==> flow/design.v <==
module HW3_FPMUL_754SP(Clk, Rst, St, FPmplier, FPmcand, Done, Ovf, Unf, FPproduct);
	input Clk, Rst, St;
	input [31:0] FPmplier, FPmcand;
	output reg [31:0] FPproduct;
	output reg Ovf, Unf, Done;
	wire [47:0] mult_out;
	wire [8:0] expo_out;		 
	reg [22:0] F;
	reg [8:0] E, E_biased;
	reg S;
	reg [1:0] state;
	assign mult_out = ({1'b1, FPmplier[22:0]}) * ({1'b1, FPmcand[22:0]});
	assign expo_out = (FPmplier[30:23] - 8'd127) + (FPmcand[30:23] - 8'd127);
	always @ (posedge Clk)	begin
		Done <= 1'b0;
		Ovf <= 1'b0;
		Unf <= 1'b0;
		if(Rst == 1'b1) begin
			state <= 2'b00;
		end
		else
		case(state)
			0: begin
				if(St == 1'b0)
					state <= 2'b00;
				else
					state <= 2'b01;
			end
			1: begin
				state <= 2'b10;
				S <= FPmplier[31] ^ FPmcand[31];
				if(FPmplier == 32'b0 || FPmcand == 32'b0) begin
					E <= 9'b0;
					E_biased <= 9'b0;
					F <= mult_out[45:23];
				end
				else if(mult_out[47] == 1'b1) begin
					E <= expo_out + 9'b1;
					E_biased <= expo_out + 9'd128;
					F <= mult_out[46:24];
				end
				else begin
					E <= expo_out;
					E_biased <= expo_out + 9'd127;
					F <= mult_out[45:23];
				end
			end
			2: begin
				state <= 2'b0;
				Done <= 1'b1;
				if(E_biased > 8'b11111110)
					Ovf <= 1'b1;
				if(E_biased < 8'b00000001)
					Unf <= 1'b1;
				FPproduct <= {S, E_biased[7:0], F};
			end
			default: begin
				if(St == 1'b0)
					state <= 2'b00;
				else
					state <= 2'b01;
			end
		endcase
	end
endmodule
Settings: LEC_CHECK=0, CAP_MARGIN=20, CORE_MARGIN=2, CORE_UTILIZATION=70, CTS_CLUSTER_SIZE=39, PLACE_DENSITY=0.71, SETUP_SLACK_MARGIN=-0.74, SLEW_MARGIN=20, TNS_END_PERCENT=5; clock period 8.5 ns.
run.sh (not shown) runs the stock make flow with config.mk's settings and CLKGATE_MAP_FILE=.
The starting point finished but failed the layout checks on negative setup slack.
Rerun with:
- CORE_UTILIZATION: 70 -> 72
- CTS_CLUSTER_SIZE: 39 -> 62
- PLACE_DENSITY: 0.71 -> default
- PLACE_DENSITY_LB_ADDON: default -> 0.2
- SETUP_SLACK_MARGIN: -0.74 -> default
- TNS_END_PERCENT: 5 -> default
- clock period: 8.5 -> 8.6 ns (I/O delays scaled with it)
Result:
- The new run completed and failed the layout checks on negative setup slack
- design area is higher by 6.5%
- sequential share of layout area is lower by 0.49 points
- flip-flop count does not change
- global-route usage is higher by 6.5 points
- routed wire length is higher by 37%
- setup slack is worse by 270 ps
- synthesized area does not change
Rerun with:
- ABC_AREA: default -> 1
- CORE_UTILIZATION: 72 -> 40
- CTS_CLUSTER_DIAMETER: default -> 170
- CTS_CLUSTER_SIZE: 62 -> default
- PLACE_DENSITY_LB_ADDON: 0.2 -> default
- The changed run went through all stages and came out clean
- first-iteration DRC count falls by 65%
- worst setup slack improved by 1200 ps
- register-to-register slack improved by 40 ps
- via count falls by 14%
- routed wire length falls by 31%
- global-route usage falls by 27 points
Rerun with:
- CORE_UTILIZATION: 40 -> 72
- CTS_CLUSTER_DIAMETER: 170 -> 237
- CTS_CLUSTER_SIZE: default -> 85
- PLACE_DENSITY_LB_ADDON: default -> 0.2
Fmax shrinks slightly.
Global-route usage grows by 19 points.
Synthesized cell count stays the same.
Sequential share of layout area grows by 0.12 points.


// HW3_FPMUL_754SP: RTL as listed in full above, without the edits since
Settings: LEC_CHECK=0, ABC_AREA=1, CAP_MARGIN=20, CORE_MARGIN=2, CORE_UTILIZATION=40, CTS_CLUSTER_DIAMETER=96, SLEW_MARGIN=20, TNS_END_PERCENT=30; clock period 8.6 ns.
==> next run, changes <==
- ABC_AREA: 1 -> not set
- CORE_ASPECT_RATIO: not set -> 1.97
- CTS_CLUSTER_DIAMETER: 96 -> 292
- CTS_CLUSTER_SIZE: not set -> 47
- TNS_END_PERCENT: 30 -> not set
Outcome: The new run finished with timing, DRC and antenna clean. Synthesized area fell by a little under a tenth. Critical path depth rises by 3. Routed wire length is higher by about a fifth.
==> next run, changes <==
- CORE_ASPECT_RATIO: 1.97 -> 0.85
- PLACE_DENSITY_LB_ADDON: not set -> 0.0
- SETUP_SLACK_MARGIN: not set -> -0.31
Result: With this change the flow finished but fails on setup timing; first-iteration DRC count climbs by 4.4%; sequential share of layout area climbs by 0.30 points; die size is about the same; clock skew stays flat; design area drops by 3.9%.
==> next run, changes <==
- CORE_ASPECT_RATIO: 0.85 -> not set
- CTS_CLUSTER_DIAMETER: 292 -> not set
- CTS_CLUSTER_SIZE: 47 -> not set
- PLACE_DENSITY_LB_ADDON: 0.0 -> not set
- SETUP_SLACK_MARGIN: -0.31 -> not set
After rerunning:
- Now the flow went through all stages and came out clean
- design area climbs by 3.1%
- worst hold slack hardly moves
==> next run, changes <==
- clock period: 8.6 -> 8.51 ns (I/O delays scaled with it)
The new run passed the timing, design-rule and antenna checks.
Core utilization came out higher by 0.30 points.
Wire length shrinks by 1.1%.
Non-clock buffer count grows by 15.
Synthesized area stays the same.
Cell count went up by 0.44%.


## P
RTL: the design.v shown in full above, as it stands there.
export LEC_CHECK = 0
export CAP_MARGIN = 20
export CORE_MARGIN = 2
export CORE_UTILIZATION = 72
export PLACE_DENSITY_LB_ADDON = 0.2
export SETUP_SLACK_MARGIN = -0.09
export SLEW_MARGIN = 20
create_clock -name core_clock -period 8.46 [get_ports {Clk}]
Finished, but not clean: P, with negative setup slack.
Modified inputs, Q compared to P
Settings: CORE_UTILIZATION now 65, was 72; SETUP_SLACK_MARGIN no longer set, was -0.09; CTS_CLUSTER_SIZE now 37, previously not set; PLACE_DENSITY_LB_ADDON no longer set, was 0.2; the clock period (ns, I/O delays scaled along) now 7.7, was 8.46.
--- outcome ---
- Although Q finished all stages, its layout failed final checks on negative setup slack.
- Comparing Q and P, the lower total number of tap cells is on P.
- Q vs P: sequential share of layout area down in Q
- Met2 track utilization from global routing | Q below P
- In Q, the detailed-routed wire length on met2 came out about 4.5% above the value in P.
- Max growth of design area from synthesis to finish across Q and P: Q
- The run showing the greater worst setup slack is P.
- Compared Q vs P, and cell row count is up in Q.
- Comparing critical path required time for Q and P, the smaller number came from Q.
- On routed via count, Q does worse than P.
## Diff of input files: R against Q
Settings: putting SETUP_SLACK_MARGIN at -0.09 where nothing was set; clearing CTS_CLUSTER_SIZE, which used to be 37; putting PLACE_DENSITY_LB_ADDON at 0.2 where nothing was set; swapping 65 for 72 in CORE_UTILIZATION; swapping 7.7 for 8.4 in the clock period (ns, I/O delays scaled along).
Notes after the runs:
- R against Q: met3 track demand over resource in global routing down 1.1 points, number of maximum-capacitance constraint violations up 1.
- R against Q: met2 usage in global routing went up by 4.0 points; slack of the critical path went up by 0.52 ns; critical path depth went down by 7.7%; cell area went down by 2600 sq um; required time at the endpoint of the critical path went up by 0.71 ns.
- The run showing the smaller total negative slack for setup checks is Q.
- What the final checks of R revealed, after a flow that finished every stage, was a layout that fails on max-capacitance violations, max-slew violations, negative setup slack.
Here is what was changed in the inputs of S compared with R.
Settings: putting TNS_END_PERCENT at 10 where nothing was set; clearing SETUP_SLACK_MARGIN, which used to be -0.09; putting PLACE_DENSITY at 0.42 where nothing was set; putting CTS_CLUSTER_SIZE at 10 where nothing was set; clearing PLACE_DENSITY_LB_ADDON, which used to be 0.2; swapping 8.4 for 7.45 in the clock period (ns, I/O delays scaled along).
Results
Of R and S, not a single run came through the flow clean. [R] flow finished | final checks: failed | reasons: max-capacitance violations, max-slew violations, negative setup slack. Re total core area: no difference whatsoever between S and R. Compared with R, S shows a lower number of placed instances, taps included. As far as flop and latch count out of synthesis is concerned, S and R perform about the same. Number of hold buffers added after CTS came out exactly the same in S and R. Comparing S and R, the lower placer congestion estimate was measured on S. Number of H-tree branching levels of S is on par with R. S ends up with a post-placement cell area that is 2.3% higher than in R. There was hardly any difference in chip area between R and S. As far as number of enable flip-flop cells goes, R and S are indistinguishable; the numbers are identical. In S, the total setup buffers inserted after CTS came out 78 above the value in R. ~same complex-gate fraction of the synthesized area in S and R.
Relative to S, the following input files were edited for T:
Settings: TNS_END_PERCENT no longer set, was 10; PLACE_DENSITY_LB_ADDON now 0.2, previously not set; CTS_CLUSTER_DIAMETER now 235, previously not set; PLACE_DENSITY no longer set, was 0.42; CTS_CLUSTER_SIZE now 85, was 10; ABC_AREA now 1, previously not set; the clock period (ns, I/O delays scaled along) now 8.4, was 7.45.
[summary]
- NOTE: post-cts resize count in T falls short of that of S
- Starting density of the core (lower): T
- The summed standard-cell area reported by yosys in S is 0.929 times that in T.
- Summary of T over S: floorplan core area up 2600 sq um, synthesized cell count up about 30%.
- T finished end to end and its layout was clean on timing, DRC and antenna.
- Compared with S, T shows a higher area after synthesis.
